`design/flow/config.mk`:
```
export PLATFORM = sky130hd
export DESIGN_NAME = CPU
export DESIGN_NICKNAME = CPU
export VERILOG_FILES = /design/flow/design.v
export SDC_FILE = /design/flow/constraint.sdc
export NUM_CORES = 4
export LEC_CHECK = 0
export ABC_AREA = 0
export CAP_MARGIN = 20
export CELL_PAD_IN_SITES_DETAIL_PLACEMENT = 1
export CELL_PAD_IN_SITES_GLOBAL_PLACEMENT = 2
export CORE_MARGIN = 8
export CORE_UTILIZATION = 17
export CTS_CLUSTER_SIZE = 98
export GPL_ROUTABILITY_DRIVEN = 0
export GPL_TIMING_DRIVEN = 1
export HOLD_SLACK_MARGIN = -0.06
export MAX_ROUTING_LAYER = met4
export MIN_ROUTING_LAYER = met1
export PLACE_DENSITY_LB_ADDON = 0.1
export SLEW_MARGIN = 20
```
`design/flow/constraint.sdc`:
```
create_clock -name core_clock -period 14.4 [get_ports {clk}]
set_input_delay 2.8800 -clock core_clock [delete_from_list [all_inputs] [get_ports {clk}]]
set_output_delay 2.8800 -clock core_clock [all_outputs]
set_load 0.01 [all_outputs]
```
`design/flow/design.v`:
```
module setHexValue (output reg [6:0] display, input [3:0] value);
always @(*)begin 
	case(value)
		0: display  <= 7'b0000001;
		1: display  <= 7'b1001111;
		2: display  <= 7'b0010010;
		3: display  <= 7'b0000110;
		4: display  <= 7'b1001100;
		5: display  <= 7'b0100100;
		6: display  <= 7'b0100000;
		7: display  <= 7'b0001111;
		8: display  <= 7'b0000000;
		9: display  <= 7'b0001100;
		10: display  <= 7'b0001000;
		11: display  <= 7'b1100000;
		12: display  <= 7'b0110001;
		14: display  <= 7'b0110000;
		15: display  <= 7'b0111000;
		default: display <= 7'b1111111;  
		endcase
end
endmodule
module displayHex(output [6:0] Out0, Out1, Out2, Out3, 
					output reg [6:0]Out4, Out5, 
					 Out6, Out7, Out8, Out9, Out10, Out11, Out12, Out13,
					 input [13:0] inputBinary);
reg [3:0] temp0, temp1, temp2, temp3;
wire [6:0] tempOut0, tempOut1, tempOut2, tempOut3;
always @(*)begin
	temp0 <= (inputBinary[0]*1) + (inputBinary[1]*2) +
			(inputBinary[2]*4)+ (inputBinary[3]*8);		
	temp1 <= (inputBinary[4]*1) + (inputBinary[5]*2) +
			(inputBinary[6]*4)+ (inputBinary[7]*8);			
	temp2 <= (inputBinary[8]*1) + (inputBinary[9]*2) +
			(inputBinary[10]*4)+ (inputBinary[11]*8);		
	temp3 <= (inputBinary[12]*1) + (inputBinary[13]*2);	
	Out4 <= 7'b1111111;
	Out5 <= 7'b1111111;
	Out6 <= 7'b1111111;
	Out7 <= 7'b1111111;
	Out8 <= 7'b1111111;
	Out9 <= 7'b1111111;
	Out10 <= 7'b1111111;
	Out11 <= 7'b1111111;
	Out12 <= 7'b1111111;
	Out13 <= 7'b1111111;	
end
setHexValue u1(tempOut0, temp0);
setHexValue u2(tempOut1, temp1);
setHexValue u3(tempOut2, temp2);
setHexValue u4(tempOut3, temp3);
assign Out0 = tempOut0;
assign Out1 = tempOut1;
assign Out2 = tempOut2;
assign Out3 = tempOut3;
endmodule
module displayBinary(output reg [6:0] Out0, Out1, Out2, Out3, Out4, Out5, 
					 Out6, Out7, Out8, Out9, Out10, Out11, Out12, Out13,
					input [13:0] inputBinary);
always @(*)begin
	Out0 <= (inputBinary[0] == 1'b0)?(7'b0000001):(7'b1001111);
	Out1 <= (inputBinary[1] == 1'b0)?(7'b0000001):(7'b1001111);
	Out2 <= (inputBinary[2] == 1'b0)?(7'b0000001):(7'b1001111);
	Out3 <= (inputBinary[3] == 1'b0)?(7'b0000001):(7'b1001111);
	Out4 <= (inputBinary[4] == 1'b0)?(7'b0000001):(7'b1001111);
	Out5 <= (inputBinary[5] == 1'b0)?(7'b0000001):(7'b1001111);
	Out6 <= (inputBinary[6] == 1'b0)?(7'b0000001):(7'b1001111);
	Out7 <= (inputBinary[7] == 1'b0)?(7'b0000001):(7'b1001111);
	Out8 <= (inputBinary[8] == 1'b0)?(7'b0000001):(7'b1001111);
	Out9 <= (inputBinary[9] == 1'b0)?(7'b0000001):(7'b1001111);
	Out10 <= (inputBinary[10] == 1'b0)?(7'b0000001):(7'b1001111);
	Out11 <= (inputBinary[11] == 1'b0)?(7'b0000001):(7'b1001111);
	Out12 <= (inputBinary[12] == 1'b0)?(7'b0000001):(7'b1001111);
	Out13 <= (inputBinary[13] == 1'b0)?(7'b0000001):(7'b1001111);
end 
endmodule
module mux21( 
output reg [6:0] disp0, disp1, disp2, disp3, disp4, disp5, disp6, disp7,  
				disp8, disp9, disp10, disp11, disp12, disp13,
input [13:0] inputBinary, 
input DispSelect);
wire [6:0]Out0, Out1, Out2, Out3, Out4, Out5, Out6, 
	Out7, Out8, Out9, Out10, Out11, Out12, Out13, 
	Out14, Out15, Out16, Out17, Out18, Out19, Out20, 
	Out21, Out22, Out23, Out24, Out25, Out26, Out27;
displayHex hex(Out0, Out1, Out2, Out3, Out4, Out5, Out6, Out7, Out8, 
			Out9, Out10, Out11, Out12, Out13,inputBinary);
displayBinary binary(Out14, Out15, Out16, Out17, Out18, Out19, Out20, 
			Out21, Out22, Out23, Out24, Out25, Out26, Out27, inputBinary);	
always@ (*)begin
	if (DispSelect == 1'b1)begin 
		disp0 <= Out0;
		disp1 <= Out1;
		disp2 <= Out2;
		disp3 <= Out3;
		disp4 <= Out4;
		disp5 <= Out5;
		disp6 <= Out6;
		disp7 <= Out7;
		disp8 <= Out8;
		disp9 <= Out9;
		disp10 <= Out10;
		disp11 <= Out11;
		disp12 <= Out12;
		disp13 <= Out13;
		end
	else begin 
		disp0 <= Out14;
		disp1 <= Out15;
		disp2 <= Out16;
		disp3 <= Out17;
		disp4 <= Out18;
		disp5 <= Out19;
		disp6 <= Out20;
		disp7 <= Out21;
		disp8 <= Out22;
		disp9 <= Out23;
		disp10 <= Out24;
		disp11 <= Out25;
		disp12 <= Out26;
		disp13 <= Out27;
		end
end
endmodule
module MUX81 (
    output reg [13:0] dout,
    input [2:0] sel,
    input [13:0] d1, d2, d3, d4, d5, d6, d7, d8,
    input clk);
    always @ (posedge clk) begin
        casez(sel)
            3'b000: dout <= d1;
            3'b001: dout <= d2;
            3'b010: dout <= d3;
            3'b011: dout <= d4;
            3'b100: dout <= d5;
            3'b101: dout <= d6;
            3'b110: dout <= d7;
            3'b111: dout <= d8;
            default: dout <= 14'bz;
        endcase
    end
endmodule
module register(
    output reg [13:0] q,
    input [13:0] R, ALUout,
    input clk, ldR, ldALU, rst);
    always @ (posedge clk) begin
        if (rst == 1'b1) q <= 14'b0;
        else if (ldR == 1'b1) q <= R;
        else if (ldALU == 1'b1) q <= ALUout;
    end
endmodule
module registerArray(
    output [13:0] rout1, rout2, ramOut,
    input [13:0] rin, ALUin,
    input [7:0] ldR, ldALU,
    input [2:0] selrd1, selrd2, selram,
    input clk, rst);
    wire [13:0] rd0, rd1, rd2, rd3, rd4, rd5, rd6, rd7;
    register R0 (rd0, rin, ALUin, clk, ldR[0], ldALU[0], rst);  
    register R1 (rd1, rin, ALUin, clk, ldR[1], ldALU[1], rst);  
    register R2 (rd2, rin, ALUin, clk, ldR[2], ldALU[2], rst);  
    register R3 (rd3, rin, ALUin, clk, ldR[3], ldALU[3], rst);  
    register R4 (rd4, rin, ALUin, clk, ldR[4], ldALU[4], rst);  
    register R5 (rd5, rin, ALUin, clk, ldR[5], ldALU[5], rst);  
    register R6 (rd6, rin, ALUin, clk, ldR[6], ldALU[6], rst);  
    register R7 (rd7, rin, ALUin, clk, ldR[7], ldALU[7], rst);  
    MUX81 M1 (rout1, selrd1, rd0, rd1, rd2, rd3, rd4, rd5, rd6, rd7, clk);
    MUX81 M2 (rout2, selrd2, rd0, rd1, rd2, rd3, rd4, rd5, rd6, rd7, clk);
    MUX81 M3 (ramOut, selram, rd0, rd1, rd2, rd3, rd4, rd5, rd6, rd7, clk);
endmodule
module ALU (ALU_OUTPUT, ALU_FLAGS, A, B, ALU_OpCode, en, rstFlags, clk);
	output reg [13:0] ALU_OUTPUT;
	output reg [2:0] ALU_FLAGS;
	input [13:0] A, B;
	input [4:0] ALU_OpCode;
	input en, rstFlags, clk;
	reg [27:0] tempMult;
	reg [14:0] tempOver;
	always @(posedge clk or posedge rstFlags) begin
		if (rstFlags == 1'b1) begin  
			ALU_OUTPUT <= 14'd0;
			ALU_FLAGS <= 2'd0;
			tempMult <= 15'd0;
			tempOver <= 15'd0;
		end
		else if (en) case (ALU_OpCode)
			5'b00000: ALU_OUTPUT <= 14'b0;  
			5'b00001: ALU_OUTPUT <= 14'b0;  
			5'b00010: ALU_OUTPUT <= 14'b0;  
			5'b00011: begin  
					tempOver = A + B;
					if (tempOver[14] == 1'b1) ALU_FLAGS <= 3'd3;  
					ALU_OUTPUT <= tempOver[13:0];
			end
			5'b00100: begin  
					if (A < B) begin
						ALU_FLAGS <= 3'd4;  
						ALU_OUTPUT <= 14'b0;
					end
					else ALU_OUTPUT <= A - B; 
			end
			5'b00101: begin  
					tempMult = A * B;
					if (tempMult > 14'd255) ALU_FLAGS <= 3'd3;  
					ALU_OUTPUT <= tempMult[13:0];
			end
			5'b00110: begin  
					if (B == 1'd0) begin
						ALU_FLAGS <= 3'd5;  
						ALU_OUTPUT <= A;
					end
					else ALU_OUTPUT <= A / B; 
			end
			5'b00111: ALU_FLAGS <= (A < B) ? 3'd1:3'd2;  
			5'b01000: ALU_FLAGS <= (A > B) ? 3'd1:3'd2;  
			5'b01001: ALU_FLAGS <= (A <= B) ? 3'd1:3'd2;  
			5'b01010: ALU_FLAGS <= (A >= B) ? 3'd1:3'd2;  
			5'b01011: ALU_FLAGS <= (A == B) ? 3'd1:3'd2;  
			5'b01100: ALU_FLAGS <= (A != B) ? 3'd1:3'd2;  
			5'b01101: ALU_OUTPUT <= A & B;  
			5'b01110: ALU_OUTPUT <= A | B;  
			5'b01111: ALU_OUTPUT <= ~A;  
			5'b10000: ALU_OUTPUT <= A ^ B;  
			5'b10001: begin  
					tempOver = (~A) + 1; 
					if (tempOver[14] == 1'b1) ALU_FLAGS <= 3'd3;  
					ALU_OUTPUT <= tempOver[13:0];
			end
			5'b10010: ALU_OUTPUT <= A << B;  
			5'b10011: ALU_OUTPUT <= A >> B;  
			5'b10100: ALU_OUTPUT <= A << 1;  
			5'b10101: ALU_OUTPUT <= A >> 1;  
			5'b10110: ALU_OUTPUT <= A <<< 1;  
			5'b10111: ALU_OUTPUT <= A >>> 1;  
			5'b11000: ALU_OUTPUT <= {A[12:0], A[13]};  
			5'b11001: ALU_OUTPUT <= {A[0], A[13:1]};  
			5'b11010: ALU_OUTPUT <= 14'b0;  
			5'b11011: ALU_OUTPUT <= 14'b0;  
			5'b11100: begin 
					if((A % 2'd2)== 0) ALU_FLAGS <= 3'd6;
					else ALU_FLAGS <= 3'd7;
			end	
			5'b11101: ALU_OUTPUT <= A;  
			5'b11110: ALU_OUTPUT <= 14'b0;  
			5'b11111: ALU_OUTPUT <= 14'b0;  
			default: ALU_FLAGS <= 3'd0;
		endcase
	end
endmodule
module controlUnit (
    output reg readRAM, writeRAM, ldA, ldB,
    output reg [5:0] address,
    output reg [4:0] opcode,
    output reg [7:0] ldALU, ldR,
    output reg [2:0] result, rega, regb, selram,
    output reg displaySelect,
    output aluEn, halted,
    input [13:0] RAMdata,
    input clk, rst);
    reg [3:0] state;
    reg [5:0] pc;
    reg [13:0] currentInstruction;
    assign aluEn = (state == 4'b0011) || (state == 4'b0110);
    assign halted = (state == 4'b1111);
    always @ (posedge clk, posedge rst) begin
        if (rst == 1'b1) begin
            state <= 4'b0000;
            readRAM <= 1'b0;
            writeRAM <= 1'b0;
            ldA <= 1'b0;
            ldB <= 1'b0;
            displaySelect <= 1'b0;
            selram <= 3'b000;
            opcode <= 5'b00000;
            address <= 6'b000000;
            result <= 3'b000;
            rega <= 3'b000;
            regb <= 3'b000;
            ldALU <= 8'b00000000;
            ldR <= 8'b00000000;
            pc <= 6'b000000;
            currentInstruction <= 14'b0;
        end
        else begin
            case(state)
                4'b0000: begin  
                    readRAM <= 1'b1;
                    state <= 4'b0001;
                    address <= pc;
                end
                4'b0001: begin  
                    readRAM <= 1'b0;
                    opcode <= RAMdata[13:9];
                    result <= RAMdata[8:6];
                    rega <= RAMdata[5:3];
                    regb <= RAMdata[2:0];
                    currentInstruction <= RAMdata[13:0];
                    state <= 4'b0010;
                end
                4'b0010: begin  
                    case (opcode)
                        5'b00000:     state <= 4'b0110;
                        5'b00001:       state <= 4'b0110;
                        5'b00010:      state <= 4'b0110;
                        5'b00011:       state <= 4'b0011;
                        5'b00100:       state <= 4'b0011;
                        5'b00101:       state <= 4'b0011;
                        5'b00110:       state <= 4'b0011;
                        5'b00111:     state <= 4'b0110;
                        5'b01000:     state <= 4'b0110;
                        5'b01001:     state <= 4'b0110;
                        5'b01010:     state <= 4'b0110;
                        5'b01011:     state <= 4'b0110;
                        5'b01100:     state <= 4'b0110;
                        5'b01101:      state <= 4'b0011;
                        5'b01110:       state <= 4'b0011;
                        5'b01111:      state <= 4'b0011;
                        5'b10000:      state <= 4'b0011;
                        5'b10001:   state <= 4'b0011;
                        5'b10010:      state <= 4'b0011;
                        5'b10011:      state <= 4'b0011;
                        5'b10100:       state <= 4'b0011;
                        5'b10101:       state <= 4'b0011;
                        5'b10110:       state <= 4'b0011;
                        5'b10111:       state <= 4'b0011;
                        5'b11000:       state <= 4'b0011;
                        5'b11001:       state <= 4'b0011;
                        5'b11010:     state <= 4'b1100;
                        5'b11011:     state <= 4'b1101;
                        5'b11100:       state <= 4'b0110;
                        5'b11101:       state <= 4'b0011;
                        5'b11110:       state <= 4'b0100;
                        5'b11111:       state <= 4'b0101;
                        default:    state <= 4'b0000;
                    endcase
                end
                4'b0011: begin  
                    case(result)
                        3'b000: ldALU <= 8'b00000001;
                        3'b001: ldALU <= 8'b00000010;
                        3'b010: ldALU <= 8'b00000100;
                        3'b011: ldALU <= 8'b00001000;
                        3'b100: ldALU <= 8'b00010000;
                        3'b101: ldALU <= 8'b00100000;
                        3'b110: ldALU <= 8'b01000000;
                        3'b111: ldALU <= 8'b10000000;
                        default: ldALU <= 8'b00000000;
                    endcase
                    state <= 4'b0111;
                end
                4'b0100: begin  
                    readRAM <= 1'b1;
                    address <= RAMdata[5:0];
                    case(result)
                        3'b000: ldR <= 8'b00000001;
                        3'b001: ldR <= 8'b00000010;
                        3'b010: ldR <= 8'b00000100;
                        3'b011: ldR <= 8'b00001000;
                        3'b100: ldR <= 8'b00010000;
                        3'b101: ldR <= 8'b00100000;
                        3'b110: ldR <= 8'b01000000;
                        3'b111: ldR <= 8'b10000000;
                        default: ldR <= 8'b00000000;
                    endcase
                    state <= 4'b0111;
                end
                4'b0101: begin  
                    address <= RAMdata[5:0];
                    selram <= result;
                    state <= 4'b0111;
                end
                4'b0110: begin  
                    if (opcode == 5'b00001) state <= 4'b1111;
                    else state <= 4'b0111;
                end
                4'b0111: begin  
                    if (opcode == 5'b11111) writeRAM <= 1'b1;
                    if (opcode == 5'b11010) displaySelect <= 1'b0;
                    if (opcode == 5'b11011) displaySelect <= 1'b1;
                    state <= 4'b1000;
                end 
                4'b1000: begin  
                    state <= 4'b1011;
                end
                4'b1001: begin
                end
                4'b1010: begin
                end
                4'b1011: begin  
                    ldALU <= 8'b00000000;
                    readRAM <= 1'b0;
                    ldR <= 8'b00000000;
                    writeRAM <= 1'b0;
                    ldA <= 1'b0;
                    pc <= pc + 1;
                    state <= 4'b0000;
                end
                4'b1100: begin  
                    ldA <= 1'b1;
                    state <= 4'b0111;
                end
                4'b1101: begin  
                    ldA <= 1'b1;
                    state <= 4'b0111;
                end
                4'b1111: begin  
                    state <= 4'b1111;
                end
                default: state <= 4'b0000;
            endcase
        end
    end
endmodule
module CPU (
    output [6:0] disp0, disp1, disp2, disp3, disp4, disp5, disp6, disp7, disp8, disp9, disp10, disp11, disp12, disp13,
    output [2:0] flags,
    output halted,
    output [5:0] mem_addr,
    output mem_wr,
    output [13:0] mem_wdata,
    input [13:0] mem_rdata,
    input clk, rst);
    wire [13:0] data_o, A, B, ALUout, ramOut, inputBinary;
    wire [7:0] ldR, ldALU;
    wire [5:0] address;
    wire [4:0] opcode;
    wire [2:0] result, rega, regb, selram;
    wire readRAM, writeRAM, displaySelect, ldA, ldB, aluEn;
    assign data_o = mem_rdata;
    assign mem_addr = address;
    assign mem_wr = writeRAM;
    assign mem_wdata = ramOut;
    registerArray RA1 (A, B, ramOut, data_o, ALUout, ldR, ldALU, rega, regb, selram, clk, rst);
    ALU A1 (ALUout, flags, A, B, opcode, aluEn, rst, clk);
    controlUnit CU1 (readRAM, writeRAM, ldA, ldB, address, opcode, ldALU, ldR, result, rega, regb, selram, displaySelect, aluEn, halted, data_o, clk, rst);
    register disreg (inputBinary, A, B, clk, ldA, ldB, rst);
    mux21 display (disp0, disp1, disp2, disp3, disp4, disp5, disp6, disp7, disp8, disp9, disp10, disp11, disp12, disp13, inputBinary, displaySelect); 
endmodule
```
`design/flow/run.sh`:
```
#!/bin/bash
# the make line also repeats each setting of config.mk as NAME=value (left out here)
make -C /OpenROAD-flow-scripts/flow DESIGN_CONFIG=/design/flow/config.mk WORK_HOME=/design/flow/orfs CLKGATE_MAP_FILE= finish
```
==> run_results.csv, run 1 <==
group,metric,value,unit
run_status,status,"complete, but fails checks",
run_status,violations,"negative setup slack",
logic_synthesis,enable_flop_cells,0,
routing,ant_nets,0,
worst_setup_path,reg2reg_from,"RA1.M2.dout[0]$_DFF_P_",
cells_and_area,final_area,38300,sq um
sta,final.min_clock_period,20.71,ns
worst_setup_path,crit_end,"A1.ALU_OUTPUT[0]$_DFFE_PP0P_",
worst_setup_path,cp-start-kind,"flip-flop",
global_route,grt_use_met3,0.00770,
global_route,grt_max_degree,69,
logic_synthesis,synth_chip_area,29400,sq um
routing,drt_iter0_markers,1618,
logic_synthesis,synth_cells,3753,
worst_setup_path,critical-path-top-delay-family,"AND-OR/OR-AND gates",
routing,routed_wl,165000,microns
placement,dp_hpwl,121000,microns
routing,drcViolationCount,0,
logic_synthesis,async_reset_ff_frac,0.291,
die,design.core.area,172000,sq um
logic_synthesis,top_cells_by_area,"dfxtp_1, ha_1, fa_1",
worst_setup_path,path_class,"reg2reg",
worst_hold_path,whs_path_depth,1,
clocking,cts_buffer_depth,3,
die,num_rows,152,
global_route,grt_pass1_vias,31100,
sta,tns,-15.16,ns
routing,wire_per_inst,25.6,microns
worst_setup_path,crit_path_top_delay_cell,"or4b_4",
sta,setup_ws,-6.31,ns
logic_synthesis,synth_area,29400,sq um
logic_synthesis,ys_types,99,
worst_setup_path,r2r-end,"A1.ALU_OUTPUT[0]$_DFFE_PP0P_",
run,warning_count,74,
die,fp.dieH,432,microns
sta,slew_viol_final,0,
clocking,cts.sinks,237,
worst_setup_path,r2r_slack,-6.31,ns
routing,vias_per_cell,4.52,
die,dieArea,187000,sq um
worst_setup_path,cpPeakStageDelay,0.51,ns
logic_synthesis,yosys_cells,3753,
global_route,grt_use_total,0.175,
clocking,cts_buffers,31,
logic_synthesis,ys_sh_adder,0.208,
worst_setup_path,cp_max_fo,8,
worst_hold_path,min_path_type,"reg2reg",
sta,tightest_slew,1.06,ns
sta,rsz0062_at_grt,"true",
cells_and_area,final_core_util,0.223,
global_route,grt-ovfl-total,0,
logic_synthesis,yosys_warnings,9,
logic_synthesis,post_synth_ao_oa_area_fraction,0.200,
logic_synthesis,simple_gate_area_frac,0.188,
worst_setup_path,r2r_cells,108,
logic_synthesis,synth_top_cell_by_area,"dfxtp_1",
sta,max_freq,48.3,MHz
logic_synthesis,most_common_cell,"nor2_1",
global_route,use_met1,0.231,
clocking,clkTransAtPathRegs,0.07,ns
routing,drt-pass1-iter-count,5,
logic_synthesis,common_cells,"nor2_1, nand2_1, a21oi_1",
sta,setup_viol,4,
logic_synthesis,ys.flops,237,
placement,port-buffer-count,127,
logic_synthesis,mux_area_frac,0.124,
sta,slew_headroom,0.287,
worst_setup_path,arrival,21.17,ns
routing,via_count,29000,
logic_synthesis,netlist_logic_family_top,"adder cells",
global_route,busiest_layer,"met2",
sta,period_used_share,1.44,
logic_synthesis,synthXorXnorAreaFrac,0.0226,
die,die_w,432,microns
clocking,ctsRootBufferMaster,"clkbuf_16",
clocking,clk-insertion-delay-late,0.61,ns
clocking,cts_hold_buf,0,
worst_hold_path,min_to,"CU1.pc[5]$_DFFE_PP0P_",
worst_setup_path,worst-path-stages,108,
global_route,grt.met2_usage,0.303,
global_route,grt_first_pass_wirelength,235000,microns
worst_setup_path,startpoint,"RA1.M2.dout[0]$_DFF_P_",
sta,hold_viol,0,
sta,timing.hold.ws,0.474,ns
global_route,antenna_found_initial,6,
worst_setup_path,crit_buf_inv,15,
die,fp_util,0.171,
clocking,tritoncts,"built",
die,ioPinCount,139,
worst_hold_path,hp-start,"CU1.pc[5]$_DFFE_PP0P_",
logic_synthesis,seq_area_frac_synth,0.173,
cells_and_area,final_nets,4500,
logic_synthesis,syn_area_per_cell,7.84,sq um
placement,post_dp_cell_area,35700,sq um
sta,clock_skew,0.0223,ns
worst_setup_path,critPathCaptureType,"flip-flop",
logic_synthesis,top_area_frac,0.114,
run,cap_violations,0,
worst_setup_path,worst_ep_required_time,14.86,ns
clocking,cts_max_level,1,
logic_synthesis,flop_cell,"dfxtp_1",
cells_and_area,syn_to_final_growth,30.3,%
[routing by layer]
layer | up-vias | routed length, microns
li1 | 13800 | -
met1 | 14800 | 78000
met2 | 325 | 81100
met3 | 106 | 2750
met4 | 0 | 2680
met5 | - | 0
[area by class of cell]
| cell class | count | area [sq um] |
|---|---|---|
| Antenna cell | 2 | 5.00 |
| Clock buffer | 42 | 867 |
| Clock inverter | 15 | 141 |
| Fill cell | 20200 | 133000 |
| Inverter | 260 | 992 |
| Multi-Input combinational cell | 2931 | 23300 |
| Sequential cell | 237 | 5110 |
| Tap cell | 2310 | 2890 |
| Timing Repair Buffer | 620 | 5050 |
[metrics by stage]
step	setup WS [ns]	cells
3_5_place_dp	-7.81	6292
5_1_grt	-7.35	6416
4_1_cts	-6.37	6393
3_3_place_gp	-7.49	6292
6_report	-6.31	6417
2_1_floorplan	-6.41	3762
[what timing repair did]
| item | in CTS | in global routing |
|---|---|---|
| endpoints found under the setup margin | 5 | 5 |
| buffers inserted | 45 | 24 |
| gates resized | 126 | 88 |
| pin swaps | 80 | 64 |
==> run 2: changes to the inputs <==
- ABC_AREA: 0 -> default
- CELL_PAD_IN_SITES_DETAIL_PLACEMENT: 1 -> default
- CELL_PAD_IN_SITES_GLOBAL_PLACEMENT: 2 -> default
- CORE_MARGIN: 8 -> 2
- CORE_UTILIZATION: 17 -> 58
- CTS_CLUSTER_SIZE: 98 -> default
- GPL_ROUTABILITY_DRIVEN: 0 -> default
- GPL_TIMING_DRIVEN: 1 -> default
- HOLD_SLACK_MARGIN: -0.06 -> default
- MAX_ROUTING_LAYER: met4 -> default
- MIN_ROUTING_LAYER: met1 -> default
- PLACE_DENSITY_LB_ADDON: 0.1 -> default
- clock period: 14.4 -> 13.1 ns (I/O delays scaled with it)
==> run 2 against run 1 <==
Compared with the run above: the layout still fails its checks (negative setup slack); global-route usage up 25 points; sequential share of layout area up 0.90 points; synthesized cell count unchanged; maximum frequency down 1.2%; flip-flop count unchanged; setup slack worse by 1.5 ns; non-clock buffer count down 23; utilization up 49 points; final cell count down 26%; via count up 6.9%; die size down 72%; critical endpoint unchanged; highest routed layer is now met5.
==> run_results.csv, run 2 <==
group,metric,value,unit
routing,via_count,31000,
run,cap_violations,0,
routing,drt-pass1-iter-count,6,
clocking,cts_buffer_depth,3,
global_route,grt_use_total,0.424,
sta,rsz0062_at_grt,"true",
clocking,tritoncts,"built",
sta,setup_viol,5,
placement,dp_hpwl,81000,microns
cells_and_area,syn_to_final_growth,21.7,%
logic_synthesis,mux_area_frac,0.124,
clocking,cts_buffers,24,
worst_setup_path,cpPeakStageDelay,0.51,ns
routing,antenna_cells,0,
die,design.core.area,50100,sq um
die,fp_util,0.587,
die,fp.dieH,229,microns
logic_synthesis,synth_chip_area,29400,sq um
logic_synthesis,yosys_cells,3753,
worst_setup_path,crit_buf_inv,8,
sta,final.min_clock_period,20.96,ns
cells_and_area,seq_area,5100,sq um
logic_synthesis,ys.flops,237,
worst_setup_path,critical-path-top-delay-family,"AND-OR/OR-AND gates",
worst_setup_path,r2r-end,"A1.ALU_OUTPUT[0]$_DFFE_PP0P_",
worst_setup_path,r2r_cells,102,
worst_setup_path,critPathCaptureType,"flip-flop",
worst_setup_path,crit_path_top_delay_cell,"or4b_4",
die,num_rows,82,
logic_synthesis,syn_area_per_cell,7.84,sq um
clocking,cts.sinks,237,
routing,wire_per_inst,24.3,microns
logic_synthesis,ys_sh_adder,0.208,
sta,tns,-21.65,ns
cells_and_area,final_core_util,0.715,
worst_setup_path,arrival,21.37,ns
sta,tightest_slew,1.26,ns
logic_synthesis,synthXorXnorAreaFrac,0.0226,
cells_and_area,final_nets,4471,
worst_hold_path,min_path_type,"reg2reg",
routing,ant_nets,0,
worst_setup_path,startpoint,"RA1.M2.dout[0]$_DFF_P_",
logic_synthesis,yosys_warnings,9,
die,die_w,229,microns
logic_synthesis,flop_cell,"dfxtp_1",
sta,period_used_share,1.60,
sta,slew_viol_final,0,
sta,slew_headroom,0.163,
sta,hold_viol,0,
logic_synthesis,seq_area_frac_synth,0.173,
cells_and_area,fill_cells,3914,
logic_synthesis,netlist_logic_family_top,"adder cells",
worst_setup_path,path_common_cell,"o21a_1",
global_route,grt_max_degree,81,
die,ioPinCount,139,
sta,clock_skew,0.0252,ns
logic_synthesis,most_common_cell,"nor2_1",
worst_setup_path,cp_max_fo,5,
worst_setup_path,r2r_slack,-7.86,ns
placement,place_congestion,1.02,
sta,timing.hold.ws,0.482,ns
worst_setup_path,cp-start-kind,"flip-flop",
clocking,clk-insertion-delay-late,0.55,ns
worst_setup_path,worst_ep_required_time,13.51,ns
logic_synthesis,async_reset_ff_frac,0.291,
logic_synthesis,synth_top_cell_by_area,"dfxtp_1",
clocking,ctsRootBufferMaster,"clkbuf_16",
die,dieArea,52500,sq um
run,warning_count,76,
worst_hold_path,hp-start,"CU1.pc[5]$_DFFE_PP0P_",
routing,routed_wl,115000,microns
logic_synthesis,top_area_frac,0.114,
placement,port-buffer-count,127,
sta,setup_ws,-7.86,ns
logic_synthesis,enable_flop_cells,0,
logic_synthesis,top_cells_by_area,"dfxtp_1, ha_1, fa_1",
cells_and_area,logic_area,23200,sq um
logic_synthesis,post_synth_ao_oa_area_fraction,0.200,
logic_synthesis,synth_area,29400,sq um
worst_setup_path,worst-path-stages,102,
cells_and_area,fin_cells,4741,
sta,max_freq,47.7,MHz
logic_synthesis,simple_gate_area_frac,0.188,
placement,post-place-cells,4611,
logic_synthesis,common_cells,"nor2_1, nand2_1, a21oi_1",
run_status,status,"complete, but fails checks",
worst_setup_path,path_class,"reg2reg",
worst_hold_path,min_to,"CU1.pc[5]$_DFFE_PP0P_",
worst_hold_path,whs_path_depth,1,
run_status,violations,"negative setup slack",
global_route,grt_pass1_vias,30800,
clocking,cts_max_level,1,
routing,drt_iter0_markers,3575,
global_route,grt-ovfl-total,0,
logic_synthesis,ys_types,99,
global_route,grt_first_pass_wirelength,175000,microns
routing,vias_per_cell,6.54,
clocking,cts_hold_buf,0,
clocking,clkTransAtPathRegs,0.06,ns
worst_setup_path,reg2reg_from,"RA1.M2.dout[0]$_DFF_P_",
logic_synthesis,synth_cells,3753,
worst_setup_path,crit_end,"A1.ALU_OUTPUT[0]$_DFFE_PP0P_",
routing,drcViolationCount,0,
global_route,antenna_found_initial,4,
## run 2: stage by stage
| stage | instance area (sq um) | setup WS [ns] |
|---|---|---|
| after floorplan | 29900 | -7.71 |
| final | 35800 | -7.86 |
| after global placement | 33300 | -7.77 |
| after CTS | 35000 | -7.16 |
| after global routing | 35800 | -8.67 |
| after detailed placement | 33300 | -8.27 |
## run 2: what timing repair did
item	CTS	global route
buffers inserted	58	33
gates resized	99	97
setup endpoints to repair	5	6
pin swaps	69	109
gates cloned	1	0
## run 2: area by class of cell
type / count / area share
Clock buffer: 31 / 0.0184
Clock inverter: 12 / 0.00444
Multi-Input combinational cell: 2932 / 0.648
Timing Repair Buffer: 597 / 0.136
Tap cell: 672 / 0.0235
Inverter: 260 / 0.0276
Sequential cell: 237 / 0.142
## run 2: metal layers
| metal | track usage | share of wire | vias up |
|---|---|---|---|
| li1 | - | - | 13700 |
| met1 | 0.529 | 0.37 | 14700 |
| met3 | 0.0903 | 0.11 | 558 |
| met2 | 0.674 | 0.44 | 2056 |
| met5 | 0.00551 | 0.00069 | - |
| met4 | 0.257 | 0.073 | 8 |
==> run 3: changes to the inputs <==
- CORE_UTILIZATION: 58 -> 71
- CTS_CLUSTER_SIZE: default -> 49
- MAX_ROUTING_LAYER: default -> met4
- PLACE_DENSITY_LB_ADDON: default -> 0.26
- clock period: 13.1 -> 20.1 ns (I/O delays scaled with it)
==> run 3 against run 2 <==
Compared with the run above: still fails the layout checks on negative setup slack; utilization rose by 14 points; synthesized cell count did not move; wire length rose by 8.6%; global-route usage rose by 13 points; die size fell by 18%; flip-flop count did not move; cell area fell by 2.8%; maximum frequency fell by 2.9%; register-to-register slack improved by 6.4 ns; setup slack improved by 6.4 ns; critical path type unchanged; largest cell class unchanged.
==> run_results.csv, run 3 <==
group,metric,value,unit
worst_setup_path,reg2reg_from,"RA1.M2.dout[0]$_DFF_P_",
global_route,grt_max_degree,95,
logic_synthesis,post_synth_ao_oa_area_fraction,0.200,
logic_synthesis,synth_top_cell_by_area,"dfxtp_1",
routing,routed_wl,125000,microns
logic_synthesis,synth_chip_area,29400,sq um
logic_synthesis,synth_area,29400,sq um
worst_setup_path,arrival,22.01,ns
worst_setup_path,r2r_slack,-1.49,ns
logic_synthesis,ys.flops,237,
clocking,tritoncts,"built",
routing,wire_per_inst,27.5,microns
worst_setup_path,path_common_cell,"o21a_1",
sta,final.min_clock_period,21.59,ns
global_route,grt-ovfl-total,0,
sta,rsz0062_at_grt,"true",
sta,slew_headroom,0.173,
logic_synthesis,common_cells,"nor2_1, nand2_1, a21oi_1",
global_route,grt_pass1_vias,32600,
worst_setup_path,path_class,"reg2reg",
sta,tightest_slew,1.24,ns
clocking,cts_max_level,1,
die,die_w,208,microns
worst_hold_path,min_path_type,"reg2reg",
worst_setup_path,crit_buf_inv,11,
die,ioPinCount,139,
worst_setup_path,cp-start-kind,"flip-flop",
routing,drt_iter0_markers,6366,
sta,setup_viol,1,
die,design.core.area,40800,sq um
worst_setup_path,r2r-end,"A1.ALU_OUTPUT[0]$_DFFE_PP0P_",
routing,drcViolationCount,0,
logic_synthesis,flop_cell,"dfxtp_1",
sta,clock_skew,0.0320,ns
die,dieArea,43100,sq um
worst_hold_path,whs_path_depth,1,
sta,hold_viol,0,
logic_synthesis,netlist_logic_family_top,"adder cells",
logic_synthesis,ys_types,99,
run,cap_violations,0,
logic_synthesis,syn_area_per_cell,7.84,sq um
worst_hold_path,min_to,"A1.ALU_FLAGS[1]$_DFFE_PP0P_",
worst_setup_path,worst-path-stages,112,
sta,setup_ws,-1.49,ns
worst_setup_path,critPathCaptureType,"flip-flop",
cells_and_area,final_nets,4404,
sta,period_used_share,1.07,
routing,dr_wl_met2,51700,microns
routing,met1_length,40000,microns
run,warning_count,74,
worst_setup_path,cp_max_fo,7,
routing,wl_met3,19400,microns
worst_setup_path,crit_end,"A1.ALU_OUTPUT[0]$_DFFE_PP0P_",
sta,slew_viol_final,0,
logic_synthesis,top_cells_by_area,"dfxtp_1, ha_1, fa_1",
logic_synthesis,synth_cells,3753,
worst_setup_path,critical-path-top-delay-family,"AND-OR/OR-AND gates",
die,fp_util,0.720,
clocking,clkTransAtPathRegs,0.07,ns
die,fp.dieH,208,microns
global_route,grt_first_pass_wirelength,182000,microns
worst_setup_path,startpoint,"RA1.M2.dout[0]$_DFF_P_",
worst_setup_path,crit_path_top_delay_cell,"or4b_4",
routing,ant_nets,0,
clocking,cts.sinks,237,
global_route,antenna_found_initial,5,
run_status,status,"complete, but fails checks",
logic_synthesis,mux_area_frac,0.124,
cells_and_area,fill_cells,2191,
placement,dpl_worst_slack,-1.29,ns
worst_setup_path,cpPeakStageDelay,0.56,ns
global_route,grt_use_total,0.549,
logic_synthesis,enable_flop_cells,0,
logic_synthesis,yosys_cells,3753,
clocking,cts_hold_buf,0,
worst_setup_path,r2r_cells,112,
placement,port-buffer-count,127,
clocking,clk-insertion-delay-late,0.55,ns
sta,max_freq,46.3,MHz
die,num_rows,74,
logic_synthesis,simple_gate_area_frac,0.188,
routing,drt-pass1-iter-count,14,
logic_synthesis,yosys_warnings,9,
sta,tns,-1.49,ns
logic_synthesis,seq_area_frac_synth,0.173,
routing,vias_per_cell,7.43,
routing,via_count,33700,
placement,place_congestion,1.10,
worst_setup_path,worst_ep_required_time,20.52,ns
routing,routed.top_layer,"met4",
logic_synthesis,synthXorXnorAreaFrac,0.0226,
logic_synthesis,most_common_cell,"nor2_1",
logic_synthesis,top_area_frac,0.114,
run_status,violations,"negative setup slack",
clocking,cts_buffers,23,
placement,dp_hpwl,77900,microns
logic_synthesis,ys_sh_adder,0.208,
clocking,cts_buffer_depth,3,
clocking,ctsRootBufferMaster,"clkbuf_16",
cells_and_area,syn_to_final_growth,18.3,%
logic_synthesis,async_reset_ff_frac,0.291,
worst_hold_path,hp-start,"A1.ALU_FLAGS[1]$_DFFE_PP0P_",
==> run 3: final cells by class <==
| class | instances | area [sq um] | area share |
|---|---|---|---|
| diodes | 7 | 17.5 | 0.000503 |
| clock buffers | 30 | 602 | 0.0173 |
| clock inverters | 11 | 124 | 0.00356 |
| inverters | 260 | 981 | 0.0282 |
| multi-input cells | 2932 | 22900 | 0.659 |
| flip-flops and latches | 237 | 5110 | 0.147 |
| well taps | 532 | 666 | 0.0191 |
| repair buffers | 531 | 4360 | 0.125 |
==> run 3: routing by layer <==
layer	vias to the layer above	global-route usage
li1	13600	-
met1	15300	0.629
met2	3495	0.797
met3	1342	0.187
met4	0	0.411
met5	-	-
==> run 3: metrics by stage <==
step | hold WS [ns] | instances | util | cell area (sq um)
after CTS | 0.510 | 4498 | 0.831 | 34000
after detailed placement | 0.485 | 4424 | 0.801 | 32700
after floorplan | 0.444 | 3762 | - | 29800
final | 0.512 | 4540 | 0.852 | 34800
after global placement | 0.470 | 4424 | 0.801 | 32700
after global routing | 0.534 | 4538 | 0.852 | 34800
==> run 3: repair_timing <==
action / CTS / global route
gates resized: 58 / 104
buffers inserted: 33 / 33
endpoints found under the setup margin: 1 / 2
cloned: 1 / 0
pin swaps: 49 / 91
endpoints found under the hold margin: 0 / 0
==> run 4: changes to the inputs <==
- ABC_AREA: default -> 0
- CORE_MARGIN: 2 -> 8
- CORE_UTILIZATION: 71 -> 40
- CTS_CLUSTER_SIZE: 49 -> default
- GPL_ROUTABILITY_DRIVEN: default -> 0
- GPL_TIMING_DRIVEN: default -> 1
- HOLD_SLACK_MARGIN: default -> 0.06
- MIN_ROUTING_LAYER: default -> met1
- PLACE_DENSITY_LB_ADDON: 0.26 -> 0.1
- clock period: 20.1 -> 14.4 ns (I/O delays scaled with it)
==> run 4 against run 3 <==
Compared with the run above: still fails the layout checks on negative setup slack; cell area grew 2.8%; critical path depth fell by 6; via count decreased by 13%; critical path type unchanged.
==> run_results.csv, run 4 <==
group,metric,value,unit
sta,period_used_share,1.43,
worst_setup_path,worst-path-stages,106,
die,fp_util,0.404,
logic_synthesis,syn_area_per_cell,7.84,sq um
clocking,cts_max_level,1,
clocking,cts_buffer_depth,3,
routing,drt_iter0_markers,2965,
logic_synthesis,synth_area,29400,sq um
sta,slew_headroom,0.204,
placement,dp_hpwl,82700,microns
worst_setup_path,r2r_cells,106,
global_route,grt_pass1_vias,27900,
worst_setup_path,cp-start-kind,"flip-flop",
routing,via_count,29300,
worst_setup_path,r2r-end,"A1.ALU_OUTPUT[0]$_DFFE_PP0P_",
logic_synthesis,netlist_logic_family_top,"adder cells",
worst_hold_path,min_path_type,"reg2reg",
sta,slew_viol_final,0,
worst_setup_path,crit_buf_inv,8,
worst_setup_path,crit_path_top_delay_cell,"or4b_4",
routing,vias_per_cell,5.83,
logic_synthesis,ys.flops,237,
clocking,clkTransAtPathRegs,0.06,ns
worst_hold_path,hp-start,"CU1.pc[5]$_DFFE_PP0P_",
worst_setup_path,critPathCaptureType,"flip-flop",
sta,tightest_slew,1.19,ns
sta,hold_viol,0,
global_route,grt_max_degree,74,
worst_setup_path,r2r_slack,-6.17,ns
clocking,clk-insertion-delay-late,0.54,ns
logic_synthesis,async_reset_ff_frac,0.291,
worst_setup_path,path_class,"reg2reg",
worst_hold_path,min_to,"CU1.pc[5]$_DFFE_PP0P_",
logic_synthesis,synth_chip_area,29400,sq um
global_route,antenna_found_initial,2,
logic_synthesis,simple_gate_area_frac,0.188,
worst_setup_path,critical-path-top-delay-family,"AND-OR/OR-AND gates",
sta,final.min_clock_period,20.57,ns
worst_setup_path,crit_end,"A1.ALU_OUTPUT[0]$_DFFE_PP0P_",
worst_setup_path,path_common_cell,"o21a_1",
logic_synthesis,synth_cells,3753,
worst_setup_path,worst_ep_required_time,14.80,ns
global_route,grt-ovfl-total,0,
sta,max_freq,48.6,MHz
logic_synthesis,post_synth_ao_oa_area_fraction,0.200,
sta,tns,-14.66,ns
logic_synthesis,synthXorXnorAreaFrac,0.0226,
die,design.core.area,72800,sq um
logic_synthesis,top_area_frac,0.114,
cells_and_area,final_nets,4461,
global_route,grt_use_total,0.278,
logic_synthesis,top_cells_by_area,"dfxtp_1, ha_1, fa_1",
routing,drcViolationCount,0,
worst_setup_path,arrival,20.97,ns
sta,clock_skew,0.0130,ns
logic_synthesis,synth_top_cell_by_area,"dfxtp_1",
logic_synthesis,yosys_cells,3753,
cells_and_area,final_core_util,0.491,
run,warning_count,74,
logic_synthesis,enable_flop_cells,0,
clocking,ctsRootBufferMaster,"clkbuf_16",
worst_setup_path,startpoint,"RA1.M2.dout[0]$_DFF_P_",
logic_synthesis,flop_cell,"dfxtp_1",
sta,setup_ws,-6.17,ns
logic_synthesis,ys_sh_adder,0.208,
routing,ant_nets,0,
routing,routed_wl,116000,microns
worst_setup_path,cpPeakStageDelay,0.56,ns
run_status,violations,"negative setup slack",
worst_setup_path,cp_max_fo,6,
logic_synthesis,common_cells,"nor2_1, nand2_1, a21oi_1",
run_status,status,"complete, but fails checks",
clocking,cts.sinks,237,
logic_synthesis,yosys_warnings,9,
clocking,tritoncts,"built",
cells_and_area,syn_to_final_growth,21.6,%
sta,setup_viol,4,
run,cap_violations,0,
routing,wire_per_inst,23.1,microns
die,num_rows,99,
routing,drt-pass1-iter-count,6,
die,die_w,287,microns
worst_hold_path,whs_path_depth,1,
clocking,cts_buffers,25,
die,fp.dieH,287,microns
die,dieArea,82500,sq um
logic_synthesis,seq_area_frac_synth,0.173,
logic_synthesis,most_common_cell,"nor2_1",
global_route,grt_first_pass_wirelength,175000,microns
logic_synthesis,ys_types,99,
placement,port-buffer-count,127,
logic_synthesis,mux_area_frac,0.124,
worst_setup_path,reg2reg_from,"RA1.M2.dout[0]$_DFF_P_",
die,ioPinCount,139,
sta,rsz0062_at_grt,"true",
[run 4: area by class of cell]
type | instances | area, sq um
fillers | 7202 | 37100
multi-input cells | 2932 | 22900
flip-flops and latches | 237 | 5100
repair buffers | 586 | 4770
well taps | 959 | 1200
inverters | 260 | 990
clock buffers | 36 | 737
clock inverters | 9 | 72.6
diodes | 2 | 5.00
[run 4: per-stage QoR]
step                instance area (sq um)  worst slack, ns  cells  hold slack (ns)
finish                              35800            -6.17   5021            0.471
global route                        35800            -7.21   5021            0.493
CTS                                 35300            -5.83   5003            0.472
detailed placement                  33700            -6.52   4903            0.460
global placement                    33700            -6.15   4903            0.465
floorplan                           29900            -6.41   3762            0.444
[run 4: what timing repair did]
action,CTS,global route
gates cloned,1,0
endpoints found under the setup margin,4,5
pin swaps,68,29
buffers inserted,54,16
gates resized,79,70
hold buffers,0,0
[run 4: per-layer routing]
layer / vias to the layer above / part of all wire / global-route usage
li1: 13700 / - / -
met1: 14100 / 0.42 / 0.361
met2: 1156 / 0.46 / 0.443
met3: 297 / 0.067 / 0.0277
met4: 0 / 0.049 / 0.111
met5: - / 0 / -
==> run 5: changes to the inputs <==
- ABC_AREA: 0 -> default
- CORE_MARGIN: 8 -> 2
- CORE_UTILIZATION: 40 -> 64
- GPL_ROUTABILITY_DRIVEN: 0 -> default
- GPL_TIMING_DRIVEN: 1 -> default
- HOLD_SLACK_MARGIN: 0.06 -> default
- MAX_ROUTING_LAYER: met4 -> default
- MIN_ROUTING_LAYER: met1 -> default
- PLACE_DENSITY_LB_ADDON: 0.1 -> default
- SETUP_SLACK_MARGIN: default -> 4.6
- clock period: 14.4 -> 15.9 ns (I/O delays scaled with it)
==> run 5 against run 4 <==
Compared with the run above: the layout still fails its checks (negative setup slack); cell area down 0.54%; sequential share of layout area increased by 0.098 points; clock-buffer cell count shrank 2; via count grew 14%; critical path type unchanged; highest routed layer is now met5.
==> run_results.csv, run 5 <==
group,metric,value,unit
logic_synthesis,ys.flops,237,
sta,setup_ws,-4.85,ns
logic_synthesis,ys_sh_adder,0.208,
logic_synthesis,mux_area_frac,0.124,
global_route,grt_pass1_vias,33400,
clocking,tritoncts,"built",
placement,place_congestion,1.05,
die,die_w,218,microns
worst_setup_path,r2r-end,"A1.ALU_OUTPUT[0]$_DFFE_PP0P_",
worst_hold_path,min_to,"CU1.pc[5]$_DFFE_PP0P_",
worst_hold_path,hp-start,"CU1.pc[5]$_DFFE_PP0P_",
logic_synthesis,synth_top_cell_by_area,"dfxtp_1",
routing,routed_wl,130000,microns
clocking,ctsRootBufferMaster,"clkbuf_16",
logic_synthesis,flop_cell,"dfxtp_1",
global_route,grt-ovfl-total,0,
die,dieArea,47700,sq um
worst_setup_path,r2r_cells,112,
sta,max_freq,48.2,MHz
worst_setup_path,r2r_slack,-4.85,ns
worst_setup_path,crit_end,"A1.ALU_OUTPUT[0]$_DFFE_PP0P_",
worst_setup_path,cpPeakStageDelay,0.39,ns
logic_synthesis,enable_flop_cells,0,
worst_setup_path,worst-path-stages,112,
worst_setup_path,startpoint,"RA1.M2.dout[0]$_DFF_P_",
sta,clock_skew,0.0450,ns
worst_setup_path,critPathCaptureType,"flip-flop",
logic_synthesis,most_common_cell,"nor2_1",
sta,hold_viol,0,
cells_and_area,final_nets,4463,
worst_setup_path,arrival,21.19,ns
sta,tns,-9.99,ns
sta,slew_headroom,0.135,
logic_synthesis,post_synth_ao_oa_area_fraction,0.200,
clocking,cts_buffers,24,
worst_setup_path,reg2reg_from,"RA1.M2.dout[0]$_DFF_P_",
worst_setup_path,crit_buf_inv,19,
global_route,antenna_found_initial,9,
placement,dpl_worst_slack,-5.40,ns
logic_synthesis,netlist_logic_family_top,"adder cells",
run,cap_violations,0,
global_route,grt_max_degree,114,
logic_synthesis,synthXorXnorAreaFrac,0.0226,
worst_setup_path,worst_ep_required_time,16.34,ns
sta,slew_viol_final,0,
sta,final.min_clock_period,20.75,ns
worst_setup_path,critical-path-top-delay-family,"AND-OR/OR-AND gates",
placement,port-buffer-count,127,
global_route,grt_first_pass_wirelength,193000,microns
worst_hold_path,whs_path_depth,1,
worst_hold_path,min_path_type,"reg2reg",
logic_synthesis,synth_chip_area,29400,sq um
routing,ant_nets,0,
sta,rsz0062_at_grt,"true",
logic_synthesis,ys_types,99,
worst_setup_path,path_class,"reg2reg",
worst_setup_path,crit_path_top_delay_cell,"dfxtp_4",
die,fp_util,0.648,
routing,drcViolationCount,0,
die,design.core.area,45400,sq um
run_status,status,"complete, but fails checks",
logic_synthesis,top_cells_by_area,"dfxtp_1, ha_1, fa_1",
run_status,violations,"negative setup slack",
routing,drt_iter0_markers,5499,
logic_synthesis,async_reset_ff_frac,0.291,
logic_synthesis,syn_area_per_cell,7.84,sq um
routing,via_count,33500,
placement,dp_hpwl,85000,microns
worst_setup_path,path_common_cell,"buf_4",
sta,setup_viol,3,
logic_synthesis,common_cells,"nor2_1, nand2_1, a21oi_1",
logic_synthesis,synth_area,29400,sq um
logic_synthesis,yosys_warnings,9,
die,ioPinCount,139,
cells_and_area,final_core_util,0.784,
routing,drt-pass1-iter-count,14,
clocking,cts_hold_buf,0,
logic_synthesis,yosys_cells,3753,
die,fp.dieH,218,microns
logic_synthesis,simple_gate_area_frac,0.188,
worst_setup_path,cp_max_fo,5,
sta,tightest_slew,1.30,ns
logic_synthesis,synth_cells,3753,
logic_synthesis,seq_area_frac_synth,0.173,
global_route,grt_use_total,0.529,
die,num_rows,78,
clocking,clkTransAtPathRegs,0.09,ns
worst_setup_path,cp-start-kind,"flip-flop",
clocking,clk-insertion-delay-late,0.58,ns
clocking,cts_max_level,1,
clocking,cts_buffer_depth,3,
clocking,cts.sinks,237,
routing,vias_per_cell,7.17,
routing,wire_per_inst,27.9,microns
run,warning_count,79,
sta,period_used_share,1.31,
cells_and_area,syn_to_final_growth,21.0,%
logic_synthesis,top_area_frac,0.114,
## run 5: timing repair
item / CTS / global route
resized: 118 / 84
endpoints found under the setup margin: 7 / 7
gates cloned: 2 / 0
pin swaps: 71 / 55
hold endpoints to repair: 0 / 0
buffers inserted: 62 / 21
## run 5: through the flow
step	hold WS, ns	cell area (sq um)	cells
2_1_floorplan	0.444	29900	3762
3_3_place_gp	0.464	33100	4533
3_5_place_dp	0.470	33200	4533
4_1_cts	0.480	35000	4641
5_1_grt	0.500	35600	4663
6_report	0.494	35600	4666
## run 5: layer usage
layer / GRT usage / vias to the layer above / part of all wire / wire (microns)
met1: 0.585 / 15400 / 0.32 / 41400
met4: 0.458 / 6 / 0.11 / 14700
li1: - / 13700 / - / -
met3: 0.189 / 1233 / 0.14 / 18700
met2: 0.806 / 3116 / 0.42 / 55100
met5: 0 / - / 0.00058 / 76
## run 5: cell type report
class / count / area (sq um)
Antenna cell: 4 / 10.0
Clock buffer: 34 / 698
Clock inverter: 10 / 100
Fill cell: 2855 / 9800
Inverter: 260 / 988
Multi-Input combinational cell: 2932 / 23100
Sequential cell: 237 / 5110
Tap cell: 600 / 751
Timing Repair Buffer: 589 / 4840
==> run 6: changes to the inputs <==
- ABC_AREA: default -> 0
- CAP_MARGIN: 20 -> 25
- CELL_PAD_IN_SITES_DETAIL_PLACEMENT: default -> 1
- CORE_ASPECT_RATIO: default -> 0.97
- CORE_MARGIN: 2 -> 7
- CORE_UTILIZATION: 64 -> 63
- CTS_CLUSTER_DIAMETER: default -> 245
- CTS_CLUSTER_SIZE: default -> 45
- GPL_ROUTABILITY_DRIVEN: default -> 1
- HOLD_SLACK_MARGIN: default -> 0.26
- MAX_ROUTING_LAYER: default -> met5
- PLACE_DENSITY: default -> 0.6
- SETUP_SLACK_MARGIN: 4.6 -> 2.91
- SLEW_MARGIN: 20 -> 40
- TNS_END_PERCENT: default -> 70
- clock period: 15.9 -> 18.1 ns (I/O delays scaled with it)
==> run 6 against run 5 <==
Compared with the run above: the flow now stops in detailed placement; area after synthesis unchanged; die size increased by 11%; synthesized cell count unchanged.
==> run_results.csv, run 6 <==
group,metric,value,unit
placement,place_congestion,1.05,
logic_synthesis,seq_area_frac_synth,0.173,
logic_synthesis,ys_types,99,
logic_synthesis,synthXorXnorAreaFrac,0.0226,
logic_synthesis,simple_gate_area_frac,0.188,
logic_synthesis,top_cells_by_area,"dfxtp_1, ha_1, fa_1",
run_status,error,"[ERROR DPL-0033] detailed placement checks failed during check placement.",
die,die_w,233,microns
logic_synthesis,ys.flops,237,
run_status,status,"aborted with a tool error",
logic_synthesis,synth_area,29400,sq um
die,num_rows,77,
logic_synthesis,yosys_warnings,9,
logic_synthesis,async_reset_ff_frac,0.291,
die,fp.dieH,227,microns
logic_synthesis,top_area_frac,0.114,
logic_synthesis,synth_cells,3753,
logic_synthesis,flop_cell,"dfxtp_1",
logic_synthesis,synth_chip_area,29400,sq um
logic_synthesis,post_synth_ao_oa_area_fraction,0.200,
logic_synthesis,most_common_cell,"nor2_1",
die,dieArea,52900,sq um
die,design.core.area,45900,sq um
die,fp_util,0.641,
logic_synthesis,syn_area_per_cell,7.84,sq um
logic_synthesis,mux_area_frac,0.124,
run_status,haltStage,"detailed placement",
logic_synthesis,ys_sh_adder,0.208,
logic_synthesis,netlist_logic_family_top,"adder cells",
logic_synthesis,enable_flop_cells,0,
placement,port-buffer-count,127,
logic_synthesis,synth_top_cell_by_area,"dfxtp_1",
die,ioPinCount,139,
logic_synthesis,common_cells,"nor2_1, nand2_1, a21oi_1",
logic_synthesis,yosys_cells,3753,
-- run 6: per-stage QoR --
stage / hold WS, ns / instances / setup TNS [ns] / worst slack (ns)
after floorplan: 0.444 / 3762 / -3.75 / -2.71
after global placement: 0.464 / 4503 / -3.47 / -2.62
==> run 7: changes to the inputs <==
- ABC_AREA: 0 -> default
- CAP_MARGIN: 25 -> 20
- CELL_PAD_IN_SITES_DETAIL_PLACEMENT: 1 -> default
- CORE_ASPECT_RATIO: 0.97 -> default
- CORE_MARGIN: 7 -> 2
- CORE_UTILIZATION: 63 -> 40
- CTS_CLUSTER_DIAMETER: 245 -> default
- CTS_CLUSTER_SIZE: 45 -> default
- GPL_ROUTABILITY_DRIVEN: 1 -> default
- HOLD_SLACK_MARGIN: 0.26 -> default
- MAX_ROUTING_LAYER: met5 -> default
- SETUP_SLACK_MARGIN: 2.91 -> default
- SLEW_MARGIN: 40 -> 20
- TNS_END_PERCENT: 70 -> default
- clock period: 18.1 -> 24.0 ns (I/O delays scaled with it)
==> run 7 against run 6 <==
Compared with the run above: the run now finishes clean; die size increased by 43%; synthesized cell count unchanged; area after synthesis unchanged.
==> run_results.csv, run 7 <==
group,metric,value,unit
run_status,status,"timing/DRC/antenna clean",
routing,drt-pass1-iter-count,6,
routing,met1_length,45700,microns
die,fp.dieH,275,microns
die,fp_util,0.404,
die,ioPinCount,139,
placement,post-place-cells,4625,
worst_setup_path,arrival,23.21,ns
logic_synthesis,synthXorXnorAreaFrac,0.0226,
sta,max_freq,43.9,MHz
run,cap_violations,0,
die,die_w,275,microns
worst_setup_path,r2r-end,"A1.ALU_OUTPUT[0]$_DFFE_PP0P_",
global_route,grt_use_total,0.284,
worst_setup_path,cpPeakStageDelay,0.53,ns
clocking,cts_hold_buf,0,
routing,wire_per_inst,23.6,microns
logic_synthesis,mux_area_frac,0.124,
sta,setup_viol,0,
routing,drcViolationCount,0,
global_route,grt_max_degree,78,
routing,routed_wl,110000,microns
worst_setup_path,cp_max_fo,10,
worst_setup_path,crit_end,"A1.ALU_OUTPUT[0]$_DFFE_PP0P_",
clocking,tritoncts,"built",
routing,drt_iter0_markers,3025,
worst_setup_path,critical-path-top-delay-family,"AND-OR/OR-AND gates",
routing,ant_nets,0,
logic_synthesis,synth_cells,3753,
global_route,grt-ovfl-total,0,
placement,port-buffer-count,127,
logic_synthesis,seq_area_frac_synth,0.173,
logic_synthesis,top_cells_by_area,"dfxtp_1, ha_1, fa_1",
worst_setup_path,worst-path-stages,109,
clocking,clk-insertion-delay-late,0.60,ns
routing,antenna_cells,0,
logic_synthesis,post_synth_ao_oa_area_fraction,0.200,
worst_hold_path,min_path_type,"reg2reg",
clocking,clkTransAtPathRegs,0.06,ns
sta,tightest_slew,1.05,ns
clocking,ctsRootBufferMaster,"clkbuf_16",
worst_setup_path,crit_buf_inv,8,
cells_and_area,fin_cells,4682,
logic_synthesis,common_cells,"nor2_1, nand2_1, a21oi_1",
run,warning_count,71,
logic_synthesis,ys_sh_adder,0.208,
worst_setup_path,crit_path_top_delay_cell,"or4b_1",
routing,vias_per_cell,6.03,
cells_and_area,final_nets,4121,
worst_setup_path,reg2reg_from,"RA1.M2.dout[0]$_DFF_P_",
worst_hold_path,hp-start,"CU1.pc[5]$_DFFE_PP0P_",
worst_setup_path,r2r_slack,1.23,ns
logic_synthesis,simple_gate_area_frac,0.188,
routing,dr_wl_met2,49200,microns
worst_setup_path,cp-start-kind,"flip-flop",
sta,hold_viol,0,
routing,routed.top_layer,"met4",
cells_and_area,syn_to_final_growth,10.3,%
logic_synthesis,yosys_warnings,9,
global_route,grt_first_pass_wirelength,165000,microns
logic_synthesis,synth_area,29400,sq um
logic_synthesis,syn_area_per_cell,7.84,sq um
sta,slew_headroom,0.296,
logic_synthesis,async_reset_ff_frac,0.291,
logic_synthesis,synth_top_cell_by_area,"dfxtp_1",
clocking,cts_buffers,29,
worst_setup_path,worst_ep_required_time,24.44,ns
worst_setup_path,critPathCaptureType,"flip-flop",
logic_synthesis,enable_flop_cells,0,
routing,via_count,28200,
worst_setup_path,path_common_cell,"ha_1",
routing,wl_met3,10100,microns
worst_hold_path,min_to,"CU1.pc[5]$_DFFE_PP0P_",
sta,period_used_share,0.949,
logic_synthesis,netlist_logic_family_top,"adder cells",
global_route,antenna_found_initial,1,
die,dieArea,75700,sq um
logic_synthesis,ys.flops,237,
clocking,cts_buffer_depth,3,
worst_setup_path,startpoint,"RA1.M2.dout[0]$_DFF_P_",
placement,place_congestion,1.03,
logic_synthesis,top_area_frac,0.114,
sta,slew_viol_final,0,
logic_synthesis,most_common_cell,"nor2_1",
sta,final.min_clock_period,22.77,ns
logic_synthesis,ys_types,99,
logic_synthesis,synth_chip_area,29400,sq um
die,design.core.area,72800,sq um
clocking,cts_max_level,1,
worst_setup_path,path_class,"reg2reg",
global_route,grt_pass1_vias,26500,
logic_synthesis,yosys_cells,3753,
die,num_rows,99,
placement,dp_hpwl,78200,microns
worst_setup_path,r2r_cells,109,
cells_and_area,final_core_util,0.446,
worst_hold_path,whs_path_depth,1,
logic_synthesis,flop_cell,"dfxtp_1",
sta,clock_skew,0.0277,ns
clocking,cts.sinks,237,
[run 7: what timing repair did]
action	4_1_cts	5_1_grt
gates cloned	0	0
resized	2	40
endpoints found under the hold margin	0	0
setup endpoints to repair	1	1
pin swaps	0	5
setup buffers	0	5
[run 7: through the flow]
step	TNS [ns]	setup WS [ns]	hold WS (ns)	cell area (sq um)
global route	-0.185	-0.185	0.505	32500
floorplan	0	0.107	0.444	29400
detailed placement	-0.121	-0.121	0.462	31300
global placement	0	0.435	0.462	31300
CTS	0	0.00144	0.474	32200
finish	0	1.23	0.473	32500
[run 7: final cells by class]
cell class                 instances  area, sq um
clock buffer                      44          822
clock inverter                     8         92.6
fill                            7286        40400
inverter                         260          976
multi-input combinational       2931        22100
sequential                       237         5100
tap                              959         1200
timing repair buffer             243         2160
[run 7: routing by layer]
metal | global-route usage | vias to the layer above
met5 | 0 | -
met4 | 0.116 | 0
met3 | 0.0500 | 292
met2 | 0.452 | 1367
met1 | 0.381 | 13600
li1 | - | 13000
